--- run.sh ---
#!/bin/bash
# the make line also repeats each setting of config.mk as NAME=value (left out here)
make -C /OpenROAD-flow-scripts/flow DESIGN_CONFIG=/design/flow/config.mk WORK_HOME=/design/flow/orfs CLKGATE_MAP_FILE= finish
--- config.mk ---
export PLATFORM = sky130hd
export DESIGN_NAME = conv
export DESIGN_NICKNAME = conv
export VERILOG_FILES = /design/flow/design.v
export SDC_FILE = /design/flow/constraint.sdc
export NUM_CORES = 4
export LEC_CHECK = 0
export CAP_MARGIN = 20
export CORE_ASPECT_RATIO = 0.5
export CORE_MARGIN = 2
export CORE_UTILIZATION = 69
export CTS_CLUSTER_DIAMETER = 230
export CTS_CLUSTER_SIZE = 99
export GPL_ROUTABILITY_DRIVEN = 0
export PLACE_DENSITY_LB_ADDON = 0.3
export SLEW_MARGIN = 20
export TNS_END_PERCENT = 10
--- constraint.sdc ---
create_clock -name core_clock -period 10.0 [get_ports {Aclk}]
set_input_delay 2.0000 -clock core_clock [delete_from_list [all_inputs] [get_ports {Aclk}]]
set_output_delay 2.0000 -clock core_clock [all_outputs]
set_load 0.01 [all_outputs]
--- design.v ---
`timescale 1ns/100ps
module conv(
           input Aclk,
           input rst,
           input [7:0] Xin,
           input [7:0] Kin,
           output reg [7:0] Rout,
           output reg result_done
       );
reg [7:0] pattern [9-1:0];
reg [4:0] daddr;
wire pattern_done;
reg [7:0] kernel [4-1:0];
reg [4:0] kaddr;
wire kernel_done;
reg [7:0] result [4-1:0];
reg [4:0] out_cnt;
integer i;
assign pattern_done = (daddr-1>=9) ? 1'd1 : 1'd0;
always@(posedge Aclk)
begin
    if(rst)
    begin
        for(i=0;i<9;i=i+1)
        begin
            pattern[i] <= 7'd0;
        end
        daddr <= 5'd1;   
    end
    else
    begin
        if(pattern_done)
        begin
            pattern[daddr] <= pattern[daddr];
            daddr <= daddr;
        end
        else
        begin
            pattern[daddr-1] <= Xin;
            daddr <= daddr + 5'd1;
        end
    end
end
assign kernel_done = (kaddr-1>=4) ? 1'd1 : 1'd0;
always@(posedge Aclk)
begin
    if(rst)
    begin
        for(i=0;i<4;i=i+1)
        begin
            kernel[i] <= 7'd0;
        end
        kaddr <= 5'd1;
    end
    else
    begin
        if(kernel_done)
        begin
            kernel[kaddr] <= kernel[kaddr];
            kaddr <= kaddr;
        end
        else
        begin
            kernel[kaddr-1] <= Kin;
            kaddr <= kaddr + 5'd1;
        end
    end
end
always@(*)
begin
    if(rst)
    begin
        for(i=0;i<4;i=i+1)
        begin
            result[i] = 7'd0;
        end
    end
    else
    begin
        if(pattern_done & kernel_done)
        begin
            result[0] = pattern[0]*kernel[0] + pattern[1]*kernel[1] + pattern[3]*kernel[2] + pattern[4]*kernel[3];
            result[1] = pattern[1]*kernel[0] + pattern[2]*kernel[1] + pattern[4]*kernel[2] + pattern[5]*kernel[3];
            result[2] = pattern[3]*kernel[0] + pattern[4]*kernel[1] + pattern[6]*kernel[2] + pattern[7]*kernel[3];
            result[3] = pattern[4]*kernel[0] + pattern[5]*kernel[1] + pattern[7]*kernel[2] + pattern[8]*kernel[3];
        end
        else
        begin
            for(i=0;i<4;i=i+1)
            begin
                result[i] = 7'd0;
            end
        end
    end
end
always@(posedge Aclk)
begin
    if(rst)
    begin
        result_done <= 1'd0;
    end
    else
    begin
        if(pattern_done & kernel_done)
        begin
            result_done <= 1'd1;
        end
        else
        begin
            result_done <= result_done;
        end
    end
end
always@(posedge Aclk)
begin
    if(rst)
    begin
        Rout <= 7'd0;
        out_cnt <= 5'd1;
    end
    else
    begin
        if(pattern_done & kernel_done)
        begin
            out_cnt <= out_cnt + 5'd1;
            Rout <= result[out_cnt-1];
        end
        else
        begin
            out_cnt <= 5'd1;
            Rout <= 5'd0;
        end
    end
end
endmodule
==> results of run 1 <==
==> per-stage QoR <==
| step | instances | setup slack, ns |
|---|---|---|
| floorplan | 2273 | 2.95 |
| global placement | 2628 | 2.52 |
| detailed placement | 2628 | 2.46 |
| CTS | 2660 | 2.44 |
| global route | 2661 | 2.01 |
| finish | 2661 | 2.32 |
==> metal layers <==
metal	part of all wire	global-route usage	routed length, um
met5	0	0	0
met4	0.041	0.142	2370
met3	0.17	0.116	9630
met2	0.41	0.550	23900
met1	0.38	0.544	22400
==> layout make-up <==
type | count | area share
timing repair buffer | 49 | 0.0196
inverter | 446 | 0.0747
clock buffer | 17 | 0.0190
sequential | 125 | 0.158
multi-input combinational | 1610 | 0.701
tap | 399 | 0.0223
clock inverter | 15 | 0.00547
==> GITHUB_STEP_SUMMARY, run 1 <==
## Implementation flow summary

| Metric | Value |
|---|---|
| Horiz. Die Dim | 252 um |
| Reg clk slew, reported paths | 0.06 ns |
| Synth Instances | 2273 |
| Final hold vios | 0 |
| XOR Share, Synth | 0.111 |
| Top cell family by delay on the critical path | adder cells |
| Final instance area | 22400 sq um |
| Worst r2r src | kernel[0][4]$_SDFFCE_PN0P_ |
| CTS tree | built |
| Worst hold start | result_done$_SDFFE_PP0P_ |
| Antenna Cells | 0 |
| Start point of the critical path | kernel[0][4]$_SDFFCE_PN0P_ |
| Post-detail-place hpwl | 42400 um |
| Crit start category | register |
| Htree depth | 4 |
| RSZ-0062 raised after global routing | no |
| Hold Path Class | register to register |
| Net total in the final layout | 2817 |
| Slowest cell on crit path | edfxtp_1 |
| Critical Path End | Rout[7]$_SDFF_PP0_ |
| PostCTS Resize Cnt | 0 |
| Area Growth Syn to Fin | 5.26% |
| Buffers on Ports | 26 |
| Top_reg_cell synth | edfxtp_1 |
| Post-DR vias/cell | 5.87 |
| Number of core rows | 45 |
| Maximum net fanout on the critical path | 16 |
| Finished Core Util | 0.739 |
| Worst-Margin Slew | 1.18 ns |
| Netlist Area Pre-Place | 21300 sq um |
| Number of remaining DRC errors | 0 |
| Post-CTS Hold Fix Bufs | 0 |
| Final setup viols | 0 |
| Clock Tree Buf Depth | 2 |
| Slew Limit Fails | 0 |
| Top cell by count, worst path | fa_1 |
| Total routed wirelength | 58200 um |
| First-pass GRT wire length | 90700 um |
| Synth Seq Share | 0.166 |
| Layout fillers | 2097 |
| Most frequent cell after synthesis | inv_1 |
| Die Area | 32400 sq um |
| Post-synth EDFFs | 104 |
| Number of DRC markers in iteration 0 | 1950 |
| Total GRT Usage | 0.381 |
| Cells on worst reg2reg path | 25 |
| # Cells Yosys | 2273 |
| Max_cap viols | 0 |
| Critical path data required time | 10.32 ns |
| Yosys stat area | 21300 sq um |
| Overflow after GRT | 0 |
| Vias in the first global route | 16000 |
| Top-level port count | 27 |
| Synth warnings | 2 |
| Initial core utilization | 0.702 |
| Min cycle time layout | 7.68 ns |
| Async set-reset flop share out of synthesis | 0 |
| R2R Setup Slk | 2.32 ns |
| Outcome | complete, no violations |
| Cell type with the largest total area | fa_1 |
| Clk ins delay skew pair | 0.44 ns |
| Core ar. | 30300 sq um |
| Flops after synth | 125 |
| Mapped Avg Cell Area | 9.37 sq um |
| Largest net degree at the start of global routing | 33 |
| Top cells by count, synth | inv_1 (446), and2_1 (395), fa_1 (288), nand2_1 (288), ha_1 (262) |
| Compound Share, Synth | 0.0150 |
| Type of the worst setup path | register to register |
| Stage-log warning count | 33 |
| Wire per inst | 21.9 um |
| Antenna violations before repair | 1 |
| DR vias | 15600 |
| Seq. cell area | 3540 sq um |
| Die height | 128 um |
| DRT Pass-1 Iters | 14 |
| Mux share | 0.000470 |
| Fa+ha+maj area frac | 0.425 |
| Antenna-violating nets left | 0 |
| Reg2reg end | Rout[7]$_SDFF_PP0_ |
| Root Driver | clkbuf_16 |
| Yosys cell types | 43 |
| Gate Area | 15700 sq um |
| Floorplan net count | 2841 |
| # clock sinks | 125 |
| Final hold slack | 0.477 ns |
| Cell depth of the worst setup path | 25 |
| CP Capture Type | register |
| Clock skew | 0.0147 ns |
| Post-synthesis simple-gate area fraction | 0.187 |
| Fmax | 130 MHz |
| Worst path max stage delay | 0.90 ns |
| Crit path buffers/inverters | 7 |
| Final period utilization | 0.768 |
| Slew HR | 0.214 |
| Fin Setup TNS | 0 ns |
| Main logic family | adder cells |
| Postcts setup bufs | 0 |
| Num CTS Buffers | 17 |
| Placement Cell Area | 21900 sq um |
| Worst Hold Endpoint | result_done$_SDFFE_PP0P_ |
| Critical Path AT | 8.00 ns |
| Top-area cell share | 0.271 |
| Top area cell types | fa_1 (27%), ha_1 (15%), edfxtp_1 (15%) |
| Worst hold path depth | 2 |
==> run 2: changes to the inputs <==
CORE_ASPECT_RATIO = unset   (was 0.5)
CORE_UTILIZATION = 72   (was 69)
CTS_CLUSTER_DIAMETER = unset   (was 230)
CTS_CLUSTER_SIZE = 77   (was 99)
GPL_ROUTABILITY_DRIVEN = unset   (was 0)
PLACE_DENSITY_LB_ADDON = 0.0   (was 0.3)
SETUP_SLACK_MARGIN = 1.89   (was unset)
TNS_END_PERCENT = 40   (was 10)
clock period = 6.59 ns   (was 10.0 ns; I/O delays follow)
==> run 2 against run 1 <==
Now fails the layout checks on setup timing; register-to-register slack worse by 2.6 ns; global-route usage is 4.7 points higher; core utilization grew 10 points; clock skew barely moved; critical path depth did not move; non-clock buffer count increased by 179; die area decreased by 4.3%; first-iteration DRC count shrank 9.6%; critical endpoint unchanged; highest routed layer unchanged.
==> GITHUB_STEP_SUMMARY, run 2 <==
## Implementation flow summary

| Metric | Value |
|---|---|
| Outcome | failed layout checks (was complete, no violations) |
| Failing Checks | setup timing |
| Clock Tree Buf Depth | 2 (unchanged) |
| Top-level port count | 27 (unchanged) |
| Fa+ha+maj area frac | 0.425 (unchanged) |
| Largest net degree at the start of global routing | 29 (was 33) |
| Slowest cell on crit path | edfxtp_1 (unchanged) |
| Floorplan net count | 2841 (unchanged) |
| Critical Path AT | 7.26 ns (was 8.00 ns) |
| Worst r2r src | pattern[1][1]$_SDFFCE_PN0P_ (was kernel[0][4]$_SDFFCE_PN0P_) |
| Slew Limit Fails | 0 (unchanged) |
| Maximum net fanout on the critical path | 7 (was 16) |
| Area Growth Syn to Fin | 14.0% (was 5.26%) |
| Post-DR vias/cell | 5.76 (was 5.87) |
| Die height | 176 um (was 128 um) |
| Critical Path End | Rout[7]$_SDFF_PP0_ (unchanged) |
| Gate Area | 15900 sq um (was 15700 sq um) |
| Top cell by count, worst path | fa_1 (unchanged) |
| Start point of the critical path | pattern[1][1]$_SDFFCE_PN0P_ (was kernel[0][4]$_SDFFCE_PN0P_) |
| Number of DRC markers in iteration 0 | 1763 (was 1950) |
| Worst hold path depth | 2 (unchanged) |
| Top-area cell share | 0.271 (unchanged) |
| Core ar. | 28900 sq um (was 30300 sq um) |
| Num CTS Buffers | 17 (unchanged) |
| Yosys stat area | 21300 sq um (unchanged) |
| Worst path max stage delay | 0.54 ns (was 0.90 ns) |
| Flops after synth | 125 (unchanged) |
| Netlist Area Pre-Place | 21300 sq um (unchanged) |
| Yosys cell types | 43 (unchanged) |
| Die Area | 31000 sq um (was 32400 sq um) |
| Cells on worst reg2reg path | 25 (unchanged) |
| Synth Seq Share | 0.166 (unchanged) |
| Top cells by count, synth | inv_1 (446), and2_1 (395), fa_1 (288), nand2_1 (288), ha_1 (262) (unchanged) |
| Min cycle time layout | 6.89 ns (was 7.68 ns) |
| Antenna-violating nets left | 0 (unchanged) |
| Most frequent cell after synthesis | inv_1 (unchanged) |
| Post-Place Setup Slack | -0.318 ns (was 2.46 ns) |
| Type of the worst setup path | register to register (unchanged) |
| Net total in the final layout | 2996 (was 2817) |
| Non-Filler Instances | 2826 (was 2661) |
| Synth warnings | 2 (unchanged) |
| R2R Setup Slk | -0.30 ns (was 2.32 ns) |
| Worst hold start | result_done$_SDFFE_PP0P_ (unchanged) |
| Top_reg_cell synth | edfxtp_1 (unchanged) |
| Slew HR | 0.242 (was 0.214) |
| Top cell family by delay on the critical path | adder cells (unchanged) |
| Number of core rows | 62 (was 45) |
| Async set-reset flop share out of synthesis | 0 (unchanged) |
| DRT Pass-1 Iters | 8 (was 14) |
| Synth Instances | 2273 (unchanged) |
| Overflow after GRT | 0 (unchanged) |
| Compound Share, Synth | 0.0150 (unchanged) |
| Fmax | 145 MHz (was 130 MHz) |
| Layout fillers | 1698 (was 2097) |
| Final instance area | 24300 sq um (was 22400 sq um) |
| XOR Share, Synth | 0.111 (unchanged) |
| Mapped Avg Cell Area | 9.37 sq um (unchanged) |
| Clock skew | 0.0146 ns (was 0.0147 ns) |
| DR vias | 16300 (was 15600) |
| Crit path buffers/inverters | 6 (was 7) |
| Fin Setup TNS | -0.403 ns (was 0 ns) |
| Number of remaining DRC errors | 0 (unchanged) |
| GPL Wtd Cong | 0.988 |
| Antenna violations before repair | 1 (unchanged) |
| Mux share | 0.000470 (unchanged) |
| Post-synth EDFFs | 104 (unchanged) |
| Finished Core Util | 0.839 (was 0.739) |
| Clk ins delay skew pair | 0.44 ns (about the same) |
| Cell type with the largest total area | fa_1 (unchanged) |
| Wire per inst | 22.5 um (was 21.9 um) |
| CTS tree | built (unchanged) |
| Worst Hold Endpoint | result_done$_SDFFE_PP0P_ (unchanged) |
| Cell depth of the worst setup path | 25 (unchanged) |
| Htree depth | 4 (unchanged) |
| Final period utilization | 1.05 (was 0.768) |
| Stage-log warning count | 36 (was 33) |
| Total routed wirelength | 63600 um (was 58200 um) |
| Seq. cell area | 3540 sq um (unchanged) |
| First-pass GRT wire length | 97100 um (was 90700 um) |
| Total GRT Usage | 0.428 (was 0.381) |
| Hold Path Class | register to register (unchanged) |
| Final hold vios | 0 (unchanged) |
| Worst-Margin Slew | 1.13 ns (was 1.18 ns) |
| Reg2reg end | Rout[7]$_SDFF_PP0_ (unchanged) |
| Max_cap viols | 0 (unchanged) |
| Post-synthesis simple-gate area fraction | 0.187 (unchanged) |
| Main logic family | adder cells (unchanged) |
| Initial core utilization | 0.736 (was 0.702) |
| Post-CTS Hold Fix Bufs | 0 (unchanged) |
| Reg clk slew, reported paths | 0.07 ns (was 0.06 ns) |
| CP Capture Type | register (unchanged) |
| Horiz. Die Dim | 176 um (was 252 um) |
| Vias in the first global route | 17700 (was 16000) |
| Placement Cell Area | 23400 sq um (was 21900 sq um) |
| Root Driver | clkbuf_16 (unchanged) |
| RSZ-0062 raised after global routing | yes (was no) |
| Critical path data required time | 6.96 ns (was 10.32 ns) |
| Final setup viols | 3 (was 0) |
| # Cells Yosys | 2273 (unchanged) |
| Buffers on Ports | 26 (unchanged) |
| # clock sinks | 125 (unchanged) |
| Top area cell types | fa_1 (27%), ha_1 (15%), edfxtp_1 (15%) (unchanged) |
| Crit start category | register (unchanged) |
| Setup WS post-layout | -0.298 ns (was 2.32 ns) |
| Post-detail-place hpwl | 50200 um (was 42400 um) |
| Placed Instances | 2777 (was 2628) |
-- run 2: timing repair --
| action | CTS | global route |
|---|---|---|
| gates resized | 20 | 17 |
| pin swaps | 12 | 33 |
| buffers inserted | 6 | 10 |
| endpoints found under the hold margin | 0 | 0 |
| endpoints found under the setup margin | 6 | 6 |
-- run 2: per-stage QoR --
step | hold WS, ns
after CTS | 0.481
after global placement | 0.458
after global routing | 0.512
after detailed placement | 0.473
after floorplan | 0.472
final | 0.478
-- run 2: layout make-up --
class | count | share of cell area
multi-input combinational | 1610 | 0.657
inverter | 446 | 0.0690
sequential | 125 | 0.146
tap | 384 | 0.0198
clock buffer | 21 | 0.0186
antenna | 1 | 0.000103
timing repair buffer | 228 | 0.0842
clock inverter | 11 | 0.00582
-- run 2: metal layers --
metal	routed length, um	track usage
met1	23200	0.534
met2	29300	0.695
met3	6950	0.0967
met4	4100	0.237
met5	0	0
==> run 3: changes to the inputs <==
CAP_MARGIN = 25   (was 20)
CORE_ASPECT_RATIO = 0.5   (was unset)
CORE_UTILIZATION = 69   (was 72)
CTS_CLUSTER_DIAMETER = 252   (was unset)
CTS_CLUSTER_SIZE = 100   (was 77)
PLACE_DENSITY_LB_ADDON = unset   (was 0.0)
SETUP_SLACK_MARGIN = -0.96   (was 1.89)
SLEW_MARGIN = 0   (was 20)
TNS_END_PERCENT = 25   (was 40)
clock period = 10.0 ns   (was 6.59 ns; I/O delays follow)
==> run 3 against run 2 <==
Now clean on timing, DRC and antenna; critical path depth stayed put; global-route usage is 4.4 points lower; non-clock buffer count is 178 lower; routed wire length is 7.7% lower; largest cell class unchanged.
==> GITHUB_STEP_SUMMARY, run 3 <==
## Implementation flow summary

| Metric | Value |
|---|---|
| PostCTS Resize Cnt | 0 (was 20) |
| Post-CTS Hold Fix Bufs | 0 (unchanged) |
| Total routed wirelength | 58700 um (was 63600 um) |
| Fin Setup TNS | 0 ns (was -0.403 ns) |
| Global routing's busiest layer | met1 (was met2) |
| Worst path max stage delay | 0.93 ns (was 0.54 ns) |
| Post-synth EDFFs | 104 (unchanged) |
| Post-detail-place hpwl | 43000 um (was 50200 um) |
| Htree depth | 4 (unchanged) |
| Flops after synth | 125 (unchanged) |
| Final period utilization | 0.773 (was 1.05) |
| XOR Share, Synth | 0.111 (unchanged) |
| Mux share | 0.000470 (unchanged) |
| Outcome | complete, no violations (was failed layout checks) |
| Number of remaining DRC errors | 0 (unchanged) |
| Slew Limit Fails | 0 (unchanged) |
| Top-level port count | 27 (unchanged) |
| Clock Tree Buf Depth | 2 (unchanged) |
| Area Growth Syn to Fin | 5.68% (was 14.0%) |
| Non-Filler Instances | 2662 (was 2826) |
| Async set-reset flop share out of synthesis | 0 (unchanged) |
| Yosys stat area | 21300 sq um (unchanged) |
| CP Capture Type | register (unchanged) |
| Yosys cell types | 43 (unchanged) |
| Seq. cell area | 3540 sq um (unchanged) |
| Met3 Track Usage GR | 0.138 (was 0.0967) |
| RSZ-0062 raised after global routing | no (was yes) |
| Number of core rows | 45 (was 62) |
| Worst-Margin Slew | 1.01 ns (was 1.13 ns) |
| Crit path buffers/inverters | 7 (was 6) |
| Critical Path End | Rout[7]$_SDFF_PP0_ (unchanged) |
| Worst hold path depth | 2 (unchanged) |
| Met2 GRT Util | 0.545 (was 0.695) |
| Final setup viols | 0 (was 3) |
| Cells on worst reg2reg path | 25 (unchanged) |
| Top-area cell share | 0.271 (unchanged) |
| Compound Share, Synth | 0.0150 (unchanged) |
| Main logic family | adder cells (unchanged) |
| Max_cap viols | 0 (unchanged) |
| Hold Path Class | register to register (unchanged) |
| DRT Pass-1 Iters | 6 (was 8) |
| Critical path data required time | 10.38 ns (was 6.96 ns) |
| Fa+ha+maj area frac | 0.425 (unchanged) |
| Top area cell types | fa_1 (27%), ha_1 (15%), edfxtp_1 (15%) (unchanged) |
| Antenna-violating nets left | 0 (unchanged) |
| Cell type with the largest total area | fa_1 (unchanged) |
| Num CTS Buffers | 17 (unchanged) |
| Postcts setup bufs | 0 (was 6) |
| Top cells by count, synth | inv_1 (446), and2_1 (395), fa_1 (288), nand2_1 (288), ha_1 (262) (unchanged) |
| Most frequent cell after synthesis | inv_1 (unchanged) |
| Clk ins delay skew pair | 0.45 ns (was 0.44 ns) |
| Synth warnings | 2 (unchanged) |
| Slowest cell on crit path | edfxtp_1 (unchanged) |
| CTS tree | built (unchanged) |
| DR vias | 15100 (was 16300) |
| Reg2reg end | Rout[7]$_SDFF_PP0_ (unchanged) |
| M1 GR Usage | 0.563 (was 0.534) |
| Post-synthesis simple-gate area fraction | 0.187 (unchanged) |
| GPL Wtd Cong | 0.952 (was 0.988) |
| Wire per inst | 22.0 um (was 22.5 um) |
| Worst hold start | result_done$_SDFFE_PP0P_ (unchanged) |
| Top_reg_cell synth | edfxtp_1 (unchanged) |
| Worst Hold Endpoint | result_done$_SDFFE_PP0P_ (unchanged) |
| Worst r2r src | kernel[0][4]$_SDFFCE_PN0P_ (was pattern[1][1]$_SDFFCE_PN0P_) |
| Top cell by count, worst path | fa_1 (unchanged) |
| Crit start category | register (unchanged) |
| # Cells Yosys | 2273 (unchanged) |
| Clock skew | 0.0338 ns (was 0.0146 ns) |
| R2R Setup Slk | 2.27 ns (was -0.30 ns) |
| Antenna Cells | 0 (was 1) |
| Maximum net fanout on the critical path | 16 (was 7) |
| Placed Instances | 2628 (was 2777) |
| Fmax | 129 MHz (was 145 MHz) |
| Min cycle time layout | 7.73 ns (was 6.89 ns) |
| Stage-log warning count | 35 (was 36) |
| First-pass GRT wire length | 90700 um (was 97100 um) |
| Die height | 128 um (was 176 um) |
| Synth Instances | 2273 (unchanged) |
| Largest net degree at the start of global routing | 33 (was 29) |
| Root Driver | clkbuf_16 (unchanged) |
| Layout fillers | 2278 (was 1698) |
| # clock sinks | 125 (unchanged) |
| Floorplan net count | 2841 (unchanged) |
| Reg clk slew, reported paths | 0.09 ns (was 0.07 ns) |
| Number of DRC markers in iteration 0 | 1665 (was 1763) |
| Initial core utilization | 0.702 (was 0.736) |
| Gate Area | 15700 sq um (was 15900 sq um) |
| Overflow after GRT | 0 (unchanged) |
| Final hold vios | 0 (unchanged) |
| Start point of the critical path | kernel[0][4]$_SDFFCE_PN0P_ (was pattern[1][1]$_SDFFCE_PN0P_) |
| Die Area | 32400 sq um (was 31000 sq um) |
| Cell depth of the worst setup path | 25 (unchanged) |
| Vias in the first global route | 15600 (was 17700) |
| Mapped Avg Cell Area | 9.37 sq um (unchanged) |
| Horiz. Die Dim | 252 um (was 176 um) |
| Core ar. | 30300 sq um (was 28900 sq um) |
| Type of the worst setup path | register to register (unchanged) |
| Slew HR | 0.324 (was 0.242) |
| Buffers on Ports | 26 (unchanged) |
| Post-DR vias/cell | 5.68 (was 5.76) |
| Top cell family by delay on the critical path | adder cells (unchanged) |
| Net total in the final layout | 2818 (was 2996) |
| Total GRT Usage | 0.384 (was 0.428) |
| Synth Seq Share | 0.166 (unchanged) |
| Critical Path AT | 8.11 ns (was 7.26 ns) |
| Netlist Area Pre-Place | 21300 sq um (unchanged) |
| Antenna violations before repair | 2 (was 1) |
[run 3: layer usage]
layer	up-vias	wire, um
li1	6725	-
met1	7363	25200
met2	890	23200
met3	144	8780
met4	4	1430
met5	-	26
[run 3: layout make-up]
type                       count  area share
multi-input combinational   1610       0.698
sequential                   125       0.157
inverter                     446      0.0744
tap                          399      0.0222
timing repair buffer          50      0.0214
clock buffer                  17      0.0189
clock inverter                15     0.00762
[run 3: per-stage QoR]
stage / util / setup WS (ns) / hold slack [ns] / cell area, sq um
floorplan: - / 2.95 / 0.472 / 21300
global placement: 0.720 / 2.45 / 0.461 / 21900
detailed placement: 0.720 / 2.36 / 0.466 / 21900
CTS: 0.740 / 2.36 / 0.478 / 22400
global route: 0.741 / 1.99 / 0.510 / 22500
finish: 0.741 / 2.27 / 0.472 / 22500
==> run 4: changes to the inputs <==
CAP_MARGIN = 20   (was 25)
CORE_ASPECT_RATIO = unset   (was 0.5)
CORE_UTILIZATION = 40   (was 69)
CTS_CLUSTER_DIAMETER = unset   (was 252)
CTS_CLUSTER_SIZE = unset   (was 100)
SETUP_SLACK_MARGIN = 1.8   (was -0.96)
SLEW_MARGIN = 20   (was 0)
TNS_END_PERCENT = unset   (was 25)
clock period = 7.85 ns   (was 10.0 ns; I/O delays follow)
==> run 4 against run 3 <==
Core utilization is 28 points lower; synthesized cell count stayed put; critical path depth is 3 lower; register-to-register slack worse by 1.3 ns; critical path type unchanged; routed wire length is 13% higher; cell count is 16% higher.
==> GITHUB_STEP_SUMMARY, run 4 <==
## Implementation flow summary

| Metric | Value |
|---|---|
| Outcome | complete, no violations (unchanged) |
| CP Capture Type | register (unchanged) |
| Htree depth | 4 (unchanged) |
| Top_reg_cell synth | edfxtp_1 (unchanged) |
| Fin Setup TNS | 0 ns (unchanged) |
| Fa+ha+maj area frac | 0.425 (unchanged) |
| Synth Seq Share | 0.166 (unchanged) |
| Total routed wirelength | 66200 um (was 58700 um) |
| Number of DRC markers in iteration 0 | 1455 (was 1665) |
| Flops after synth | 125 (unchanged) |
| Worst r2r src | kernel[3][2]$_DFFE_PP_ (was kernel[0][4]$_SDFFCE_PN0P_) |
| Clock Tree Buf Depth | 2 (unchanged) |
| Synth Instances | 2273 (unchanged) |
| Horiz. Die Dim | 235 um (was 252 um) |
| Core ar. | 52600 sq um (was 30300 sq um) |
| Post-detail-place hpwl | 48000 um (was 43000 um) |
| Mux share | 0.000470 (unchanged) |
| Die Area | 55100 sq um (was 32400 sq um) |
| Maximum net fanout on the critical path | 6 (was 16) |
| GPL Wtd Cong | 0.907 (was 0.952) |
| First-pass GRT wire length | 102000 um (was 90700 um) |
| Overflow after GRT | 0 (unchanged) |
| CTS tree | built (unchanged) |
| Mapped Avg Cell Area | 9.37 sq um (unchanged) |
| Final setup viols | 0 (unchanged) |
| Top-area cell share | 0.271 (unchanged) |
| Type of the worst setup path | register to register (unchanged) |
| Top area cell types | fa_1 (27%), ha_1 (15%), edfxtp_1 (15%) (unchanged) |
| Hold Path Class | register to register (unchanged) |
| Stage-log warning count | 36 (was 35) |
| Antenna-violating nets left | 0 (unchanged) |
| Main logic family | adder cells (unchanged) |
| Post-CTS Hold Fix Bufs | 0 (unchanged) |
| Cell Chain, Critical Path | buf_12 -> buf_12 -> nand2_1 -> fa_1 -> inv_1 -> fa_1 -> inv_1 -> fa_1 -> fa_1 -> fa_1 -> fa_1 -> fa_1 -> fa_1 -> inv_1 -> ha_1 -> a21oi_4 -> xnor2_1 -> xnor2_1 -> xnor3_1 -> xnor3_1 -> a22oi_2 -> a21boi_2 |
| Synth warnings | 2 (unchanged) |
| Top cell by count, worst path | fa_1 (unchanged) |
| Buffers on Ports | 26 (unchanged) |
| Top-level port count | 27 (unchanged) |
| Crit path buffers/inverters | 5 (was 7) |
| RSZ-0062 raised after global routing | yes (was no) |
| Seq. cell area | 3540 sq um (unchanged) |
| Worst path max stage delay | 0.56 ns (was 0.93 ns) |
| Floorplan net count | 2841 (unchanged) |
| Finished Core Util | 0.466 (was 0.741) |
| Reg2reg end | Rout[7]$_SDFF_PP0_ (unchanged) |
| Slew HR | 0.362 (was 0.324) |
| # Cells Yosys | 2273 (unchanged) |
| Worst hold path depth | 2 (unchanged) |
| Yosys cell types | 43 (unchanged) |
| Post-synthesis simple-gate area fraction | 0.187 (unchanged) |
| Clock skew | 0.0177 ns (was 0.0338 ns) |
| Wire per inst | 21.4 um (was 22.0 um) |
| Number of core rows | 84 (was 45) |
| Area Growth Syn to Fin | 15.0% (was 5.68%) |
| Layout fillers | 4949 (was 2278) |
| Final hold vios | 0 (unchanged) |
| Compound Share, Synth | 0.0150 (unchanged) |
| Largest net degree at the start of global routing | 29 (was 33) |
| R2R Setup Slk | 1.01 ns (was 2.27 ns) |
| # clock sinks | 125 (unchanged) |
| Worst hold start | result_done$_SDFFE_PP0P_ (unchanged) |
| Num CTS Buffers | 17 (unchanged) |
| Most frequent cell after synthesis | inv_1 (unchanged) |
| Vias in the first global route | 16800 (was 15600) |
| Initial core utilization | 0.405 (was 0.702) |
| Cell type with the largest total area | fa_1 (unchanged) |
| Slowest cell on crit path | fa_1 (was edfxtp_1) |
| Critical path data required time | 8.16 ns (was 10.38 ns) |
| Cell depth of the worst setup path | 22 (was 25) |
| Max_cap viols | 0 (unchanged) |
| Root Driver | clkbuf_16 (unchanged) |
| Cells on worst reg2reg path | 22 (was 25) |
| Gate Area | 15900 sq um (was 15700 sq um) |
| Reg clk slew, reported paths | 0.06 ns (was 0.09 ns) |
| Top cells by count, synth | inv_1 (446), and2_1 (395), fa_1 (288), nand2_1 (288), ha_1 (262) (unchanged) |
| Number of remaining DRC errors | 0 (unchanged) |
| Worst-Margin Slew | 0.958 ns (was 1.01 ns) |
| Total GRT Usage | 0.245 (was 0.384) |
| Clk ins delay skew pair | 0.44 ns (was 0.45 ns) |
| Net total in the final layout | 2959 (was 2818) |
| Critical Path AT | 7.16 ns (was 8.11 ns) |
| Crit start category | register (unchanged) |
| Netlist Area Pre-Place | 21300 sq um (unchanged) |
| Worst Hold Endpoint | result_done$_SDFFE_PP0P_ (unchanged) |
| DRT Pass-1 Iters | 5 (was 6) |
| Yosys stat area | 21300 sq um (unchanged) |
| Antenna violations before repair | 0 (was 2) |
| Critical Path End | Rout[7]$_SDFF_PP0_ (unchanged) |
| Min cycle time layout | 6.84 ns (was 7.73 ns) |
| Slew Limit Fails | 0 (unchanged) |
| Async set-reset flop share out of synthesis | 0 (unchanged) |
| Final period utilization | 0.872 (was 0.773) |
| Die height | 235 um (was 128 um) |
| Fmax | 146 MHz (was 129 MHz) |
| Start point of the critical path | kernel[3][2]$_DFFE_PP_ (was kernel[0][4]$_SDFFCE_PN0P_) |
| Post-synth EDFFs | 104 (unchanged) |
| Top cell family by delay on the critical path | adder cells (unchanged) |
| Post-DR vias/cell | 5.08 (was 5.68) |
| DR vias | 15700 (was 15100) |
| XOR Share, Synth | 0.111 (unchanged) |
[run 4: per-layer routing]
metal  GRT usage  share of wire  up-vias
met5           0              0        -
met4      0.0907          0.041        0
met3      0.0387          0.091      168
met2       0.393           0.45      683
met1       0.336           0.41     7852
li1            -              -     7011
[run 4: layout make-up]
class	instances	share of cell area
clock inverters	12	0.00572
well taps	688	0.0352
clock buffers	20	0.0178
flip-flops and latches	125	0.145
inverters	446	0.0684
multi-input cells	1610	0.650
diodes	2	0.000204
repair buffers	191	0.0778
[run 4: timing repair]
item	4_1_cts	5_1_grt
gates resized	27	9
pin swaps	27	15
gates cloned	4	0
endpoints found under the setup margin	5	5
buffers inserted	107	3
[run 4: stage by stage]
stage | area, sq um | hold WS [ns] | setup slack [ns] | instances
global placement | 22600 | 0.458 | 0.624 | 2946
global route | 24500 | 0.530 | 0.795 | 3092
finish | 24500 | 0.475 | 1.01 | 3094
detailed placement | 22600 | 0.465 | 0.591 | 2946
floorplan | 21600 | 0.472 | 1.50 | 2273
CTS | 24400 | 0.478 | 1.02 | 3089
==> run 5: changes to the inputs <==
CORE_UTILIZATION = 52   (was 40)
CTS_CLUSTER_DIAMETER = 397   (was unset)
CTS_CLUSTER_SIZE = 95   (was unset)
SETUP_SLACK_MARGIN = 1.17   (was 1.8)
clock period = 4.88 ns   (was 7.85 ns; I/O delays follow)
==> run 5 against run 4 <==
Now fails the layout checks on setup timing; synthesized cell count stayed put; critical endpoint unchanged; non-clock buffer count is 106 higher; fmax is 1.8% higher; setup slack worse by 2.8 ns; routed wire length is 2.3% lower; sequential share of layout area is 0.70 points lower; cell area is 5.1% higher; first-iteration DRC count is 26% lower.
==> GITHUB_STEP_SUMMARY, run 5 <==
## Implementation flow summary

| Metric | Value |
|---|---|
| Worst hold path depth | 2 (unchanged) |
| Cells on worst reg2reg path | 23 (was 22) |
| Slew Limit Fails | 0 (unchanged) |
| XOR Share, Synth | 0.111 (unchanged) |
| Outcome | failed layout checks (was complete, no violations) |
| Stage-log warning count | 36 (unchanged) |
| Mapped Avg Cell Area | 9.37 sq um (unchanged) |
| Largest net degree at the start of global routing | 28 (was 29) |
| Antenna Cells | 0 (was 2) |
| Worst-Margin Slew | 0.917 ns (was 0.958 ns) |
| Post-detail-place hpwl | 52200 um (was 48000 um) |
| Critical Path AT | 7.06 ns (was 7.16 ns) |
| Async set-reset flop share out of synthesis | 0 (unchanged) |
| Yosys cell types | 43 (unchanged) |
| Critical path data required time | 5.22 ns (was 8.16 ns) |
| Max_cap viols | 0 (unchanged) |
| Main logic family | adder cells (unchanged) |
| Top cell family by delay on the critical path | adder cells (unchanged) |
| Fmax | 149 MHz (was 146 MHz) |
| Netlist Area Pre-Place | 21300 sq um (unchanged) |
| Non-Filler Instances | 3042 (was 3094) |
| Type of the worst setup path | register to register (unchanged) |
| Cell depth of the worst setup path | 23 (was 22) |
| Compound Share, Synth | 0.0150 (unchanged) |
| # Cells Yosys | 2273 (unchanged) |
| Reg2reg end | Rout[7]$_SDFF_PP0_ (unchanged) |
| DR vias | 15800 (was 15700) |
| Setup WS post-layout | -1.84 ns (was 1.01 ns) |
| Clock skew | 0.0142 ns (was 0.0177 ns) |
| Final hold vios | 0 (unchanged) |
| Final period utilization | 1.38 (was 0.872) |
| Post-CTS Hold Fix Bufs | 0 (unchanged) |
| # clock sinks | 125 (unchanged) |
| Most frequent cell after synthesis | inv_1 (unchanged) |
| Die Area | 42600 sq um (was 55100 sq um) |
| RSZ-0062 raised after global routing | yes (unchanged) |
| Top cells by count, synth | inv_1 (446), and2_1 (395), fa_1 (288), nand2_1 (288), ha_1 (262) (unchanged) |
| Slew HR | 0.383 (was 0.362) |
| Worst hold start | result_done$_SDFFE_PP0P_ (unchanged) |
| Crit path buffers/inverters | 5 (unchanged) |
| Slowest cell on crit path | fa_1 (unchanged) |
| Failing Checks | setup timing |
| Worst Hold Endpoint | result_done$_SDFFE_PP0P_ (unchanged) |
| Clk ins delay skew pair | 0.45 ns (was 0.44 ns) |
| Top-area cell share | 0.271 (unchanged) |
| Floorplan net count | 2841 (unchanged) |
| Fin Setup TNS | -6.57 ns (was 0 ns) |
| Total GRT Usage | 0.321 (was 0.245) |
| Num CTS Buffers | 17 (unchanged) |
| Start point of the critical path | pattern[4][1]$_SDFFCE_PN0P_ (was kernel[3][2]$_DFFE_PP_) |
| Min cycle time layout | 6.72 ns (was 6.84 ns) |
| Horiz. Die Dim | 206 um (was 235 um) |
| Finished Core Util | 0.633 (was 0.466) |
| Overflow after GRT | 0 (unchanged) |
| Post-Place Setup Slack | -1.92 ns (was 0.591 ns) |
| Top area cell types | fa_1 (27%), ha_1 (15%), edfxtp_1 (15%) (unchanged) |
| Hold Path Class | register to register (unchanged) |
| Initial core utilization | 0.524 (was 0.405) |
| Antenna-violating nets left | 0 (unchanged) |
| Cell type with the largest total area | fa_1 (unchanged) |
| Synth Instances | 2273 (unchanged) |
| Number of DRC markers in iteration 0 | 1083 (was 1455) |
| Top-level port count | 27 (unchanged) |
| Critical Path End | Rout[7]$_SDFF_PP0_ (unchanged) |
| Top cell by count, worst path | fa_1 (unchanged) |
| Number of remaining DRC errors | 0 (unchanged) |
| Net total in the final layout | 3065 (was 2959) |
| Root Driver | clkbuf_16 (unchanged) |
| Placed Instances | 2987 (was 2946) |
| Fa+ha+maj area frac | 0.425 (unchanged) |
| Final setup viols | 6 (was 0) |
| Crit start category | register (unchanged) |
| Reg clk slew, reported paths | 0.07 ns (was 0.06 ns) |
| Flops after synth | 125 (unchanged) |
| Layout fillers | 3392 (was 4949) |
| Worst path max stage delay | 0.53 ns (was 0.56 ns) |
| R2R Setup Slk | -1.84 ns (was 1.01 ns) |
| Vias in the first global route | 16700 (was 16800) |
| Synth warnings | 2 (unchanged) |
| CTS tree | built (unchanged) |
| Htree depth | 4 (unchanged) |
| DRT Pass-1 Iters | 5 (unchanged) |
| Post-DR vias/cell | 5.19 (was 5.08) |
| Yosys stat area | 21300 sq um (unchanged) |
| Post-synthesis simple-gate area fraction | 0.187 (unchanged) |
| Worst r2r src | pattern[4][1]$_SDFFCE_PN0P_ (was kernel[3][2]$_DFFE_PP_) |
| Wire per inst | 21.2 um (was 21.4 um) |
| Core ar. | 40600 sq um (was 52600 sq um) |
| Maximum net fanout on the critical path | 5 (was 6) |
| Top_reg_cell synth | edfxtp_1 (unchanged) |
| Number of core rows | 74 (was 84) |
| Area Growth Syn to Fin | 20.8% (was 15.0%) |
| Total routed wirelength | 64600 um (was 66200 um) |
| First-pass GRT wire length | 99400 um (was 102000 um) |
| Die height | 206 um (was 235 um) |
| Cell Chain, Critical Path | buf_12 -> and2_4 -> fa_1 -> inv_1 -> fa_1 -> fa_1 -> fa_1 -> fa_1 -> inv_1 -> fa_1 -> fa_1 -> inv_1 -> fa_1 -> inv_2 -> ha_4 -> a21o_1 -> a21oi_2 -> xnor2_2 -> xnor2_1 -> xnor3_1 -> xnor3_2 -> a22oi_2 -> a21boi_2 (was buf_12 -> buf_12 -> nand2_1 -> fa_1 -> inv_1 -> fa_1 -> inv_1 -> fa_1 -> fa_1 -> fa_1 -> fa_1 -> fa_1 -> fa_1 -> inv_1 -> ha_1 -> a21oi_4 -> xnor2_1 -> xnor2_1 -> xnor3_1 -> xnor3_1 -> a22oi_2 -> a21boi_2) |
| GPL Wtd Cong | 0.920 (was 0.907) |
| Buffers on Ports | 26 (unchanged) |
| Post-synth EDFFs | 104 (unchanged) |
| Mux share | 0.000470 (unchanged) |
| Synth Seq Share | 0.166 (unchanged) |
| Antenna violations before repair | 3 (was 0) |
| Clock Tree Buf Depth | 2 (unchanged) |
| CP Capture Type | register (unchanged) |
[run 5: metrics by stage]
stage               hold WS (ns)  instance area (sq um)
floorplan                  0.472                  21700
global placement           0.460                  24300
detailed placement         0.466                  24300
CTS                        0.486                  25400
global route               0.521                  25700
finish                     0.485                  25700
[run 5: timing repair]
item                       in CTS  in global routing
pin swaps                      50                 57
setup buffers                  17                  5
gates resized                  42                 44
setup endpoints to repair       7                  7
cloned                          1                  0
[run 5: cell type report]
cell class	count	area (sq um)	share of cell area
multi-input cells	1610	16400	0.639
clock inverters	15	191	0.00744
repair buffers	297	2790	0.109
flip-flops and latches	125	3540	0.138
well taps	532	666	0.0259
inverters	446	1680	0.0652
clock buffers	17	425	0.0165
[run 5: layer usage]
metal  global-route usage  part of all wire
met1                0.433              0.43
met2                0.532              0.47
met3               0.0525             0.066
met4               0.0992             0.032
met5                    0           0.00020
==> run 6: changes to the inputs <==
CORE_ASPECT_RATIO = 1.37   (was unset)
CORE_UTILIZATION = 69   (was 52)
CTS_CLUSTER_DIAMETER = 252   (was 397)
CTS_CLUSTER_SIZE = 100   (was 95)
GPL_ROUTABILITY_DRIVEN = 0   (was unset)
HOLD_SLACK_MARGIN = 0.3   (was unset)
SETUP_SLACK_MARGIN = -0.96   (was 1.17)
TNS_END_PERCENT = 25   (was unset)
clock period = 10.0 ns   (was 4.88 ns; I/O delays follow)
==> run 6 against run 5 <==
Now clean on timing, DRC and antenna; worst hold slack got worse by 0.013 ns; sequential share of layout area rose by 2.0 points; clock skew rose by 0.0059 ns; die area fell by 24%; routed wire length fell by 11%; cell count fell by 13%; setup slack improved by 4.2 ns; register-to-register slack improved by 4.2 ns; count of clock-buffer cells in the layout did not move; fmax fell by 12%; highest routed layer is now met4.
==> GITHUB_STEP_SUMMARY, run 6 <==
## Implementation flow summary

| Metric | Value |
|---|---|
| Final hold vios | 0 (unchanged) |
| Top_reg_cell synth | edfxtp_1 (unchanged) |
| Final hold slack | 0.473 ns (was 0.485 ns) |
| Final period utilization | 0.764 (was 1.38) |
| Floorplan net count | 2841 (unchanged) |
| Worst hold start | result_done$_SDFFE_PP0P_ (unchanged) |
| Cell depth of the worst setup path | 25 (was 23) |
| Clock Tree Buf Depth | 2 (unchanged) |
| Post-synthesis simple-gate area fraction | 0.187 (unchanged) |
| Post-DR vias/cell | 5.72 (was 5.19) |
| Largest net degree at the start of global routing | 33 (was 28) |
| Mux share | 0.000470 (unchanged) |
| Die Area | 32300 sq um (was 42600 sq um) |
| Post-Route M1 WL | 21700 um (was 27700 um) |
| Yosys cell types | 43 (unchanged) |
| Synth Seq Share | 0.166 (unchanged) |
| CP Capture Type | register (unchanged) |
| Critical path data required time | 10.32 ns (was 5.22 ns) |
| Critical Path End | Rout[7]$_SDFF_PP0_ (unchanged) |
| # clock sinks | 125 (unchanged) |
| Compound Share, Synth | 0.0150 (unchanged) |
| Root Driver | clkbuf_16 (unchanged) |
| Most frequent cell after synthesis | inv_1 (unchanged) |
| Slowest cell on crit path | edfxtp_1 (was fa_1) |
| Core ar. | 30500 sq um (was 40600 sq um) |
| Initial core utilization | 0.698 (was 0.524) |
| Overflow after GRT | 0 (unchanged) |
| Final setup viols | 0 (was 6) |
| R2R Setup Slk | 2.36 ns (was -1.84 ns) |
| RSZ-0062 raised after global routing | no (was yes) |
| Outcome | complete, no violations (was failed layout checks) |
| Post-detail-place hpwl | 42900 um (was 52200 um) |
| Reg clk slew, reported paths | 0.07 ns (about the same) |
| Crit path buffers/inverters | 7 (was 5) |
| DR vias | 15200 (was 15800) |
| Type of the worst setup path | register to register (unchanged) |
| Slew HR | 0.387 (was 0.383) |
| Worst path max stage delay | 0.94 ns (was 0.53 ns) |
| Start point of the critical path | kernel[0][3]$_SDFFCE_PN0P_ (was pattern[4][1]$_SDFFCE_PN0P_) |
| Antenna Cells | 0 (unchanged) |
| Critical Path AT | 7.96 ns (was 7.06 ns) |
| Synth Instances | 2273 (unchanged) |
| Cells on worst reg2reg path | 25 (was 23) |
| Min cycle time layout | 7.64 ns (was 6.72 ns) |
| Mapped Avg Cell Area | 9.37 sq um (unchanged) |
| Synth warnings | 2 (unchanged) |
| Total routed wirelength | 57500 um (was 64600 um) |
| Clock skew | 0.0201 ns (was 0.0142 ns) |
| XOR Share, Synth | 0.111 (unchanged) |
| Total GRT Usage | 0.377 (was 0.321) |
| Buffers on Ports | 26 (unchanged) |
| Top cells by count, synth | inv_1 (446), and2_1 (395), fa_1 (288), nand2_1 (288), ha_1 (262) (unchanged) |
| Top-level port count | 27 (unchanged) |
| Layout fillers | 2322 (was 3392) |
| Hold Path Class | register to register (unchanged) |
| Worst hold path depth | 2 (unchanged) |
| Flops after synth | 125 (unchanged) |
| Postcts setup bufs | 0 (was 17) |
| # Cells Yosys | 2273 (unchanged) |
| Antenna violations before repair | 1 (was 3) |
| Max_cap viols | 0 (unchanged) |
| Gate Area | 15700 sq um (was 16400 sq um) |
| DRT Pass-1 Iters | 6 (was 5) |
| Antenna-violating nets left | 0 (unchanged) |
| Htree depth | 4 (unchanged) |
| Worst Hold Endpoint | result_done$_SDFFE_PP0P_ (unchanged) |
| Wire per inst | 21.7 um (was 21.2 um) |
| Reg2reg end | Rout[7]$_SDFF_PP0_ (unchanged) |
| Worst-Margin Slew | 0.919 ns (was 0.917 ns) |
| Main logic family | adder cells (unchanged) |
| Yosys stat area | 21300 sq um (unchanged) |
| Vias in the first global route | 16300 (was 16700) |
| Area Growth Syn to Fin | 5.56% (was 20.8%) |
| Netlist Area Pre-Place | 21300 sq um (unchanged) |
| WL met3 | 4420 um (was 4250 um) |
| Uppermost layer routed | met4 (was met5) |
| Stage-log warning count | 35 (was 36) |
| Cell type with the largest total area | fa_1 (unchanged) |
| Top-area cell share | 0.271 (unchanged) |
| Number of core rows | 75 (was 74) |
| Number of remaining DRC errors | 0 (unchanged) |
| Fin Setup TNS | 0 ns (was -6.57 ns) |
| Async set-reset flop share out of synthesis | 0 (unchanged) |
| CTS tree | built (unchanged) |
| First-pass GRT wire length | 90800 um (was 99400 um) |
| Worst r2r src | kernel[0][3]$_SDFFCE_PN0P_ (was pattern[4][1]$_SDFFCE_PN0P_) |
| Seq. cell area | 3540 sq um (unchanged) |
| Top cell by count, worst path | fa_1 (unchanged) |
| Fa+ha+maj area frac | 0.425 (unchanged) |
| Fmax | 131 MHz (was 149 MHz) |
| Crit start category | register (unchanged) |
| Top area cell types | fa_1 (27%), ha_1 (15%), edfxtp_1 (15%) (unchanged) |
| Top cell family by delay on the critical path | adder cells (unchanged) |
| Slew Limit Fails | 0 (unchanged) |
| Num CTS Buffers | 17 (unchanged) |
| Die height | 210 um (was 206 um) |
| Maximum net fanout on the critical path | 20 (was 5) |
| Post-synth EDFFs | 104 (unchanged) |
| Number of DRC markers in iteration 0 | 1290 (was 1083) |
| Post-CTS Hold Fix Bufs | 0 (unchanged) |
| Metal2 WL | 27800 um (was 30600 um) |
| Net total in the final layout | 2821 (was 3065) |
| PostCTS Resize Cnt | 0 (was 42) |
| Horiz. Die Dim | 154 um (was 206 um) |
| Clk ins delay skew pair | 0.43 ns (was 0.45 ns) |
## run 6: per-stage QoR
step | setup slack (ns) | instance area [sq um] | utilization | std cells
6_report | 2.36 | 22500 | 0.737 | 2651
5_1_grt | 2.07 | 22500 | 0.737 | 2651
4_1_cts | 2.37 | 22500 | 0.737 | 2650
3_5_place_dp | 2.42 | 21900 | 0.717 | 2618
3_3_place_gp | 2.56 | 21900 | 0.717 | 2618
2_1_floorplan | 2.95 | 21300 | - | 2273
## run 6: metal layers
layer	track usage	vias up
met5	0	-
met4	0.195	0
met3	0.0506	212
met2	0.631	725
met1	0.481	7499
li1	-	6730
## run 6: final cells by class
type,instances,area share
clock buffer,17,0.0189
clock inverter,15,0.00774
inverter,446,0.0745
multi-input combinational,1610,0.699
sequential,125,0.158
tap,385,0.0214
timing repair buffer,53,0.0209
==> run 7: changes to the inputs <==
CORE_ASPECT_RATIO = unset   (was 1.37)
CORE_UTILIZATION = 72   (was 69)
CTS_CLUSTER_DIAMETER = 371   (was 252)
CTS_CLUSTER_SIZE = 77   (was 100)
GPL_ROUTABILITY_DRIVEN = unset   (was 0)
HOLD_SLACK_MARGIN = unset   (was 0.3)
PLACE_DENSITY_LB_ADDON = 0.0   (was unset)
SETUP_SLACK_MARGIN = -0.56   (was -0.96)
TNS_END_PERCENT = 40   (was 25)
clock period = 5.67 ns   (was 10.0 ns; I/O delays follow)
==> run 7 against run 6 <==
Now fails the layout checks on setup timing; fmax increased by 11%; synthesized cell count is the same; critical path depth down 2; global-route usage increased by 5.9 points; core utilization is 12 points higher; via count is 10% higher; synthesized area unchanged; setup slack lost 3.6 ns; die area is 4.1% lower; sequential share of layout area down 1.4 points; register-to-register slack worse by 3.6 ns; critical endpoint unchanged; largest cell class unchanged.
==> GITHUB_STEP_SUMMARY, run 7 <==
## Implementation flow summary

| Metric | Value |
|---|---|
| Initial core utilization | 0.736 (was 0.698) |
| Top cell by count, worst path | fa_1 (unchanged) |
| Worst r2r src | kernel[0][3]$_SDFFCE_PN0P_ (unchanged) |
| Total routed wirelength | 64300 um (was 57500 um) |
| Placement Cell Area | 23900 sq um (was 21900 sq um) |
| Top-level port count | 27 (unchanged) |
| Post-synthesis simple-gate area fraction | 0.187 (unchanged) |
| Top_reg_cell synth | edfxtp_1 (unchanged) |
| Layout fillers | 1693 (was 2322) |
| Worst Hold Endpoint | result_done$_SDFFE_PP0P_ (unchanged) |
| Cell depth of the worst setup path | 23 (was 25) |
| Synth warnings | 2 (unchanged) |
| Top area cell types | fa_1 (27%), ha_1 (15%), edfxtp_1 (15%) (unchanged) |
| Hold Path Class | register to register (unchanged) |
| Top cell family by delay on the critical path | adder cells (unchanged) |
| Horiz. Die Dim | 176 um (was 154 um) |
| Max_cap viols | 0 (unchanged) |
| Slew Limit Fails | 0 (unchanged) |
| Clock Tree Buf Depth | 2 (unchanged) |
| DR vias | 16700 (was 15200) |
| Worst path max stage delay | 0.59 ns (was 0.94 ns) |
| Die height | 176 um (was 210 um) |
| Post-Route M1 WL | 23300 um (was 21700 um) |
| Clock skew | 0.0154 ns (was 0.0201 ns) |
| Post-Place Setup Slack | -1.18 ns (was 2.42 ns) |
| Crit start category | register (unchanged) |
| Crit path buffers/inverters | 6 (was 7) |
| Failing Checks | setup timing |
| Critical Path End | Rout[7]$_SDFF_PP0_ (unchanged) |
| WL met3 | 7470 um (was 4420 um) |
| Area Growth Syn to Fin | 16.0% (was 5.56%) |
| Async set-reset flop share out of synthesis | 0 (unchanged) |
| R2R Setup Slk | -1.22 ns (was 2.36 ns) |
| Setup WS post-layout | -1.22 ns (was 2.36 ns) |
| Finished Core Util | 0.854 (was 0.737) |
| Number of remaining DRC errors | 0 (unchanged) |
| Antenna-violating nets left | 0 (unchanged) |
| Top cells by count, synth | inv_1 (446), and2_1 (395), fa_1 (288), nand2_1 (288), ha_1 (262) (unchanged) |
| Fmax | 145 MHz (was 131 MHz) |
| Largest net degree at the start of global routing | 22 (was 33) |
| Mapped Avg Cell Area | 9.37 sq um (unchanged) |
| Num CTS Buffers | 17 (unchanged) |
| Yosys cell types | 43 (unchanged) |
| Root Driver | clkbuf_16 (unchanged) |
| Net total in the final layout | 3054 (was 2821) |
| Final hold vios | 0 (unchanged) |
| Reg2reg end | Rout[7]$_SDFF_PP0_ (unchanged) |
| Final hold slack | 0.486 ns (was 0.473 ns) |
| Compound Share, Synth | 0.0150 (unchanged) |
| Start point of the critical path | kernel[0][3]$_SDFFCE_PN0P_ (unchanged) |
| Floorplan net count | 2841 (unchanged) |
| Worst hold path depth | 2 (unchanged) |
| RSZ-0062 raised after global routing | yes (was no) |
| Mux share | 0.000470 (unchanged) |
| Type of the worst setup path | register to register (unchanged) |
| Critical Path AT | 7.21 ns (was 7.96 ns) |
| # Cells Yosys | 2273 (unchanged) |
| CTS tree | built (unchanged) |
| Antenna violations before repair | 5 (was 1) |
| Worst hold start | result_done$_SDFFE_PP0P_ (unchanged) |
| Post-synth EDFFs | 104 (unchanged) |
| Buffers on Ports | 26 (unchanged) |
| Total GRT Usage | 0.435 (was 0.377) |
| Outcome | failed layout checks (was complete, no violations) |
| Overflow after GRT | 0 (unchanged) |
| GPL Wtd Cong | 1.01 |
| Htree depth | 4 (unchanged) |
| Metal2 WL | 29100 um (was 27800 um) |
| Synth Instances | 2273 (unchanged) |
| Main logic family | adder cells (unchanged) |
| Cell Chain, Critical Path | buf_12 -> buf_6 -> and2_1 -> fa_1 -> inv_1 -> fa_1 -> fa_2 -> fa_1 -> fa_1 -> inv_1 -> fa_1 -> fa_1 -> inv_1 -> fa_1 -> inv_2 -> ha_4 -> a21o_1 -> a21oi_2 -> xnor2_2 -> xnor2_1 -> xnor3_2 -> a22oi_2 -> a21boi_2 |
| Stage-log warning count | 36 (was 35) |
| Cell type with the largest total area | fa_1 (unchanged) |
| Netlist Area Pre-Place | 21300 sq um (unchanged) |
| Wire per inst | 22.3 um (was 21.7 um) |
| Slew HR | 0.418 (was 0.387) |
| Placed Instances | 2837 (was 2618) |
| Final setup viols | 5 (was 0) |
| XOR Share, Synth | 0.111 (unchanged) |
| Final period utilization | 1.22 (was 0.764) |
| Worst-Margin Slew | 0.874 ns (was 0.919 ns) |
| Post-CTS Hold Fix Bufs | 0 (unchanged) |
| Most frequent cell after synthesis | inv_1 (unchanged) |
| Maximum net fanout on the critical path | 5 (was 20) |
| First-pass GRT wire length | 99100 um (was 90800 um) |
| Non-Filler Instances | 2885 (was 2651) |
| Reg clk slew, reported paths | 0.07 ns (about the same) |
| # clock sinks | 125 (unchanged) |
| Post-detail-place hpwl | 51300 um (was 42900 um) |
| Critical path data required time | 5.99 ns (was 10.32 ns) |
| Fa+ha+maj area frac | 0.425 (unchanged) |
| CP Capture Type | register (unchanged) |
| Die Area | 31000 sq um (was 32300 sq um) |
| Final instance area | 24700 sq um (was 22500 sq um) |
| Flops after synth | 125 (unchanged) |
| Number of core rows | 62 (was 75) |
| Slowest cell on crit path | fa_2 (was edfxtp_1) |
| Clk ins delay skew pair | 0.44 ns (was 0.43 ns) |
| Cells on worst reg2reg path | 23 (was 25) |
| Synth Seq Share | 0.166 (unchanged) |
| Top-area cell share | 0.271 (unchanged) |
| Fin Setup TNS | -4.15 ns (was 0 ns) |
| Core ar. | 28900 sq um (was 30500 sq um) |
| Yosys stat area | 21300 sq um (unchanged) |
| Number of DRC markers in iteration 0 | 1680 (was 1290) |
| DRT Pass-1 Iters | 7 (was 6) |
| Vias in the first global route | 18000 (was 16300) |
| Min cycle time layout | 6.89 ns (was 7.64 ns) |
| Post-DR vias/cell | 5.80 (was 5.72) |
| Uppermost layer routed | met4 (unchanged) |
-- run 7: repair_timing --
action,4_1_cts,5_1_grt
buffers inserted,17,0
setup endpoints to repair,4,4
gates resized,21,8
pin swaps,66,18
cloned,1,0
-- run 7: per-layer routing --
| layer | vias to the layer above | track usage |
|---|---|---|
| met1 | 8120 | 0.556 |
| met3 | 304 | 0.0881 |
| met2 | 1105 | 0.701 |
| li1 | 7211 | - |
| met5 | - | 0 |
| met4 | 0 | 0.241 |
-- run 7: layout make-up --
class / instances / area (sq um) / share of cell area
Clock inverter: 11 / 105 / 0.00425
Inverter: 446 / 1670 / 0.0677
Multi-Input combinational cell: 1610 / 15900 / 0.642
Sequential cell: 125 / 3540 / 0.143
Tap cell: 384 / 480 / 0.0194
Clock buffer: 21 / 493 / 0.0199
Timing Repair Buffer: 286 / 2540 / 0.103
Antenna cell: 2 / 5.00 / 0.000203
==> run 8: changes to the inputs <==
ABC_AREA = 1   (was unset)
CTS_CLUSTER_DIAMETER = 205   (was 371)
CTS_CLUSTER_SIZE = 73   (was 77)
PLACE_DENSITY_LB_ADDON = 0.03   (was 0.0)
SETUP_SLACK_MARGIN = unset   (was -0.56)
TNS_END_PERCENT = unset   (was 40)
clock period = 6.12 ns   (was 5.67 ns; I/O delays follow)
==> run 8 against run 7 <==
Still fails the layout checks on setup timing; flip-flop count unchanged; cell area increased by 6.2%; global-route usage increased by 2.1 points; register-to-register slack improved by 0.72 ns; setup slack improved by 0.72 ns; worst hold slack got worse by 0.0054 ns; clock skew increased by 0.0014 ns.
==> GITHUB_STEP_SUMMARY, run 8 <==
## Implementation flow summary

| Metric | Value |
|---|---|
| Outcome | failed layout checks (unchanged) |
| Failing Checks | setup timing (unchanged) |
| Post-detail-place hpwl | 58000 um (was 51300 um) |
| Total GRT Usage | 0.457 (was 0.435) |
| Max_cap viols | 0 (unchanged) |
| Min cycle time layout | 6.62 ns (was 6.89 ns) |
| Crit start category | register (unchanged) |
| Placement Cell Area | 25100 sq um (was 23900 sq um) |
| Final hold slack | 0.481 ns (was 0.486 ns) |
| Number of DRC markers in iteration 0 | 2249 (was 1680) |
| Worst r2r src | kernel[0][4]$_SDFFCE_PN0P_ (was kernel[0][3]$_SDFFCE_PN0P_) |
| Clk ins delay skew pair | 0.46 ns (was 0.44 ns) |
| Mux share | 0 (was 0.000470) |
| Finished Core Util | 0.834 (was 0.854) |
| Post-Place Setup Slack | -0.578 ns (was -1.18 ns) |
| Non-Filler Instances | 3750 (was 2885) |
| Antenna-violating nets left | 0 (unchanged) |
| Cell type with the largest total area | fa_1 (unchanged) |
| XOR Share, Synth | 0.0423 (was 0.111) |
| DR vias | 20900 (was 16700) |
| Hold Path Class | register to register (unchanged) |
| Critical Path End | Rout[7]$_SDFF_PP0_ (unchanged) |
| Flops after synth | 125 (unchanged) |
| Number of core rows | 65 (was 62) |
| Antenna Cells | 0 (was 2) |
| Synth Instances | 3138 (was 2273) |
| Area Growth Syn to Fin | 14.4% (was 16.0%) |
| Horiz. Die Dim | 183 um (was 176 um) |
| Reg clk slew, reported paths | 0.07 ns (about the same) |
| Most frequent cell after synthesis | nand2_1 (was inv_1) |
| Synth warnings | 2 (unchanged) |
| Die height | 183 um (was 176 um) |
| Worst Hold Endpoint | result_done$_SDFFE_PP0P_ (unchanged) |
| Post-DR vias/cell | 5.57 (was 5.80) |
| Fin Setup TNS | -0.893 ns (was -4.15 ns) |
| Placed Instances | 3682 (was 2837) |
| Top_reg_cell synth | edfxtp_1 (unchanged) |
| CTS tree | built (unchanged) |
| CP Capture Type | register (unchanged) |
| Setup WS post-layout | -0.502 ns (was -1.22 ns) |
| Clock Tree Buf Depth | 2 (unchanged) |
| Die Area | 33300 sq um (was 31000 sq um) |
| Largest net degree at the start of global routing | 34 (was 22) |
| Cells on worst reg2reg path | 31 (was 23) |
| Maximum net fanout on the critical path | 5 (unchanged) |
| Top cells by count, synth | nand2_1 (960), inv_1 (918), fa_1 (288) (was inv_1 (446), and2_1 (395), fa_1 (288), nand2_1 (288), ha_1 (262)) |
| # Cells Yosys | 3138 (was 2273) |
| Top-area cell share | 0.251 (was 0.271) |
| Post-synthesis simple-gate area fraction | 0.221 (was 0.187) |
| Post-synth EDFFs | 104 (unchanged) |
| Worst path max stage delay | 0.55 ns (was 0.59 ns) |
| R2R Setup Slk | -0.50 ns (was -1.22 ns) |
| Final setup viols | 3 (was 5) |
| Total routed wirelength | 72600 um (was 64300 um) |
| Netlist Area Pre-Place | 22900 sq um (was 21300 sq um) |
| Top cell family by delay on the critical path | adder cells (unchanged) |
| Slowest cell on crit path | fa_1 (was fa_2) |
| Synth Seq Share | 0.154 (was 0.166) |
| Number of remaining DRC errors | 0 (unchanged) |
| Top area cell types | fa_1 (25%), nand2_1 (16%), inv_1 (15%) (was fa_1 (27%), ha_1 (15%), edfxtp_1 (15%)) |
| Clock skew | 0.0169 ns (was 0.0154 ns) |
| Yosys cell types | 41 (was 43) |
## run 8: area by class of cell
cell class	count	area [sq um]
Clock inverter	15	195
Fill cell	2025	5240
Clock buffer	17	425
Tap cell	402	503
Multi-Input combinational cell	1973	15600
Sequential cell	125	3540
Timing Repair Buffer	286	2470
Inverter	932	3500
## run 8: timing repair
item	in CTS	in global routing
setup endpoints to repair	3	3
pin swaps	55	23
resized	36	15
setup buffers	32	6
gates cloned	0	0
## run 8: routing by layer
layer / routed length (um) / up-vias / GRT usage / share of wire
met1: 26700 / 9800 / 0.593 / 0.37
met3: 10100 / 301 / 0.127 / 0.14
met5: 9 / - / 0 / 0.00012
met4: 4500 / 2 / 0.242 / 0.062
li1: - / 9401 / - / -
met2: 31300 / 1387 / 0.700 / 0.43
